==> flow/design.v (excerpt) <==
module alu (
    input               i_clk,
    input               i_rst_n,
    input               i_valid,
    input signed [11:0] i_data_a,
    input signed [11:0] i_data_b,
    input        [2:0]  i_inst,
    output              o_valid,
    output       [11:0] o_data,
    output              o_overflow
);
For scale: roughly 27 flip-flops.
Settings: LEC_CHECK=0, CAP_MARGIN=20, CELL_PAD_IN_SITES_DETAIL_PLACEMENT=0, CELL_PAD_IN_SITES_GLOBAL_PLACEMENT=0, CORE_MARGIN=2, CORE_UTILIZATION=54, CTS_CLUSTER_DIAMETER=219, CTS_CLUSTER_SIZE=100, GPL_ROUTABILITY_DRIVEN=1, GPL_TIMING_DRIVEN=1, MAX_ROUTING_LAYER=met5, SETUP_SLACK_MARGIN=-0.3, SLEW_MARGIN=20; clock period 9.36 ns.
run.sh (not shown) runs the stock make flow with config.mk's settings and CLKGATE_MAP_FILE=.
The first run finished with negative setup slack left.
Edit:
--- a/flow/config.mk
+++ b/flow/config.mk
@@ -6,14 +6,18 @@
 export NUM_CORES = 4
 export LEC_CHECK = 0
+export ABC_AREA = 1
 export CAP_MARGIN = 20
 export CELL_PAD_IN_SITES_DETAIL_PLACEMENT = 0
 export CELL_PAD_IN_SITES_GLOBAL_PLACEMENT = 0
 export CORE_MARGIN = 2
-export CORE_UTILIZATION = 54
+export CORE_UTILIZATION = 71
 export CTS_CLUSTER_DIAMETER = 219
-export CTS_CLUSTER_SIZE = 100
+export CTS_CLUSTER_SIZE = 13
 export GPL_ROUTABILITY_DRIVEN = 1
 export GPL_TIMING_DRIVEN = 1
+export HOLD_SLACK_MARGIN = 0.09
 export MAX_ROUTING_LAYER = met5
+export PLACE_DENSITY_LB_ADDON = 0.24
 export SETUP_SLACK_MARGIN = -0.3
-export SLEW_MARGIN = 20
+export SLEW_MARGIN = 40
+export TNS_END_PERCENT = 35
After rerunning: The new run ran to the end with violations: negative setup slack; first-iteration DRC count came out higher by 130%; worst setup slack loses 0.45 ns; non-clock buffer count came out lower by 143.
Edit:
--- a/flow/config.mk
+++ b/flow/config.mk
@@ -11,13 +11,13 @@
 export CELL_PAD_IN_SITES_GLOBAL_PLACEMENT = 0
 export CORE_MARGIN = 2
-export CORE_UTILIZATION = 71
-export CTS_CLUSTER_DIAMETER = 219
-export CTS_CLUSTER_SIZE = 13
+export CORE_UTILIZATION = 72
+export CTS_CLUSTER_DIAMETER = 226
+export CTS_CLUSTER_SIZE = 42
 export GPL_ROUTABILITY_DRIVEN = 1
 export GPL_TIMING_DRIVEN = 1
-export HOLD_SLACK_MARGIN = 0.09
+export HOLD_SLACK_MARGIN = 0.07
 export MAX_ROUTING_LAYER = met5
-export PLACE_DENSITY_LB_ADDON = 0.24
+export PLACE_DENSITY_LB_ADDON = 0.19
 export SETUP_SLACK_MARGIN = -0.3
-export SLEW_MARGIN = 40
+export SLEW_MARGIN = 20
 export TNS_END_PERCENT = 35
What happened: The changed run finished but fails on negative setup slack; sequential share of layout area goes up by 0.20 points; non-clock buffer count goes down by 60; maximum frequency goes up by a few percent; worst setup slack gets better by 0.54 ns; final cell count goes down by a few percent; global-route usage goes down by 2.9 points; routed wire length goes down by roughly a tenth; die area goes down slightly.

## juniper
Starting RTL as in the previous note.
make LEC_CHECK=0 CAP_MARGIN=20 CELL_PAD_IN_SITES_DETAIL_PLACEMENT=0 CELL_PAD_IN_SITES_GLOBAL_PLACEMENT=2 CORE_MARGIN=2 CORE_UTILIZATION=60 CTS_CLUSTER_DIAMETER=289 GPL_ROUTABILITY_DRIVEN=1 GPL_TIMING_DRIVEN=1 MAX_ROUTING_LAYER=met4 PLACE_DENSITY_LB_ADDON=0.16 SLEW_MARGIN=20 TNS_END_PERCENT=45 finish   # period 13.2 ns
juniper failed in global placement without I/O with FLW-0024.
Inputs modified between juniper and lagoon:
Settings: removing GPL_ROUTABILITY_DRIVEN (formerly 1); removing PLACE_DENSITY_LB_ADDON (formerly 0.16); removing CELL_PAD_IN_SITES_GLOBAL_PLACEMENT (formerly 2); setting ABC_AREA to 1 for the first time; removing MAX_ROUTING_LAYER (formerly met4); removing CELL_PAD_IN_SITES_DETAIL_PLACEMENT (formerly 0); removing TNS_END_PERCENT (formerly 45); removing GPL_TIMING_DRIVEN (formerly 1); changing CORE_UTILIZATION from 60 to 72; removing CTS_CLUSTER_DIAMETER (formerly 289); changing the clock period (ns, I/O delays scaled along) from 13.2 to 7.69.
==> results <==
Compare juniper and lagoon | count of instantiated cells in the yosys netlist higher: lagoon. lagoon: it failed during clock tree synthesis, and the tool reported DPL-0038. Compared to juniper, lagoon has area fraction in and, or, nand and nor cells after synthesis 8.9 points higher. Delta (lagoon minus juniper): count of unique library cells instantiated by Yosys went down, die size decreased by 1800 sq um relative to the old numbers, summed standard-cell area reported by yosys +850 sq um, area share of and-or/or-and cells after synthesis decreased 5.4 points.
Inputs modified between lagoon and indigo:
Settings: an added CTS_CLUSTER_DIAMETER of 67; an added CTS_CLUSTER_SIZE of 10; a change of the clock period (ns, I/O delays scaled along) from 7.69 to 4.09.
==> results <==
- Taking lagoon as the reference, in indigo horizontal die dimension closely matched the old numbers; floorplan row count closely matched the old numbers.
- Reported for lagoon and indigo, number of cell instances after yosys synthesis turned out identical to the last digit.
- Compared with lagoon, in indigo synthesized area neither gained nor lost much; chip area neither gained nor lost much; global placer's final weighted congestion lost 0.014; chip area line of the yosys report neither gained nor lost much.
- lagoon did not run to completion, as it errored out during clock tree synthesis.
- indigo: aborted in detailed placement (tool error)
[inputs] amber vs indigo
Settings: CTS_CLUSTER_SIZE: 10 -> unset; CTS_CLUSTER_DIAMETER: 67 -> unset; CORE_UTILIZATION: 72 -> 40; ABC_AREA: 1 -> unset; the clock period (ns, I/O delays scaled along): 4.09 -> 10.0.
==> results <==
In the tables for amber and indigo, height of the chip reads higher with amber. amber: core area 70% above indigo. Changes observed in amber relative to indigo: die area went up, row count went up. amber: all stages complete, timing, DRC and antenna checks passed. Higher multiplexer share of the synthesized area was reported by amber, not indigo.
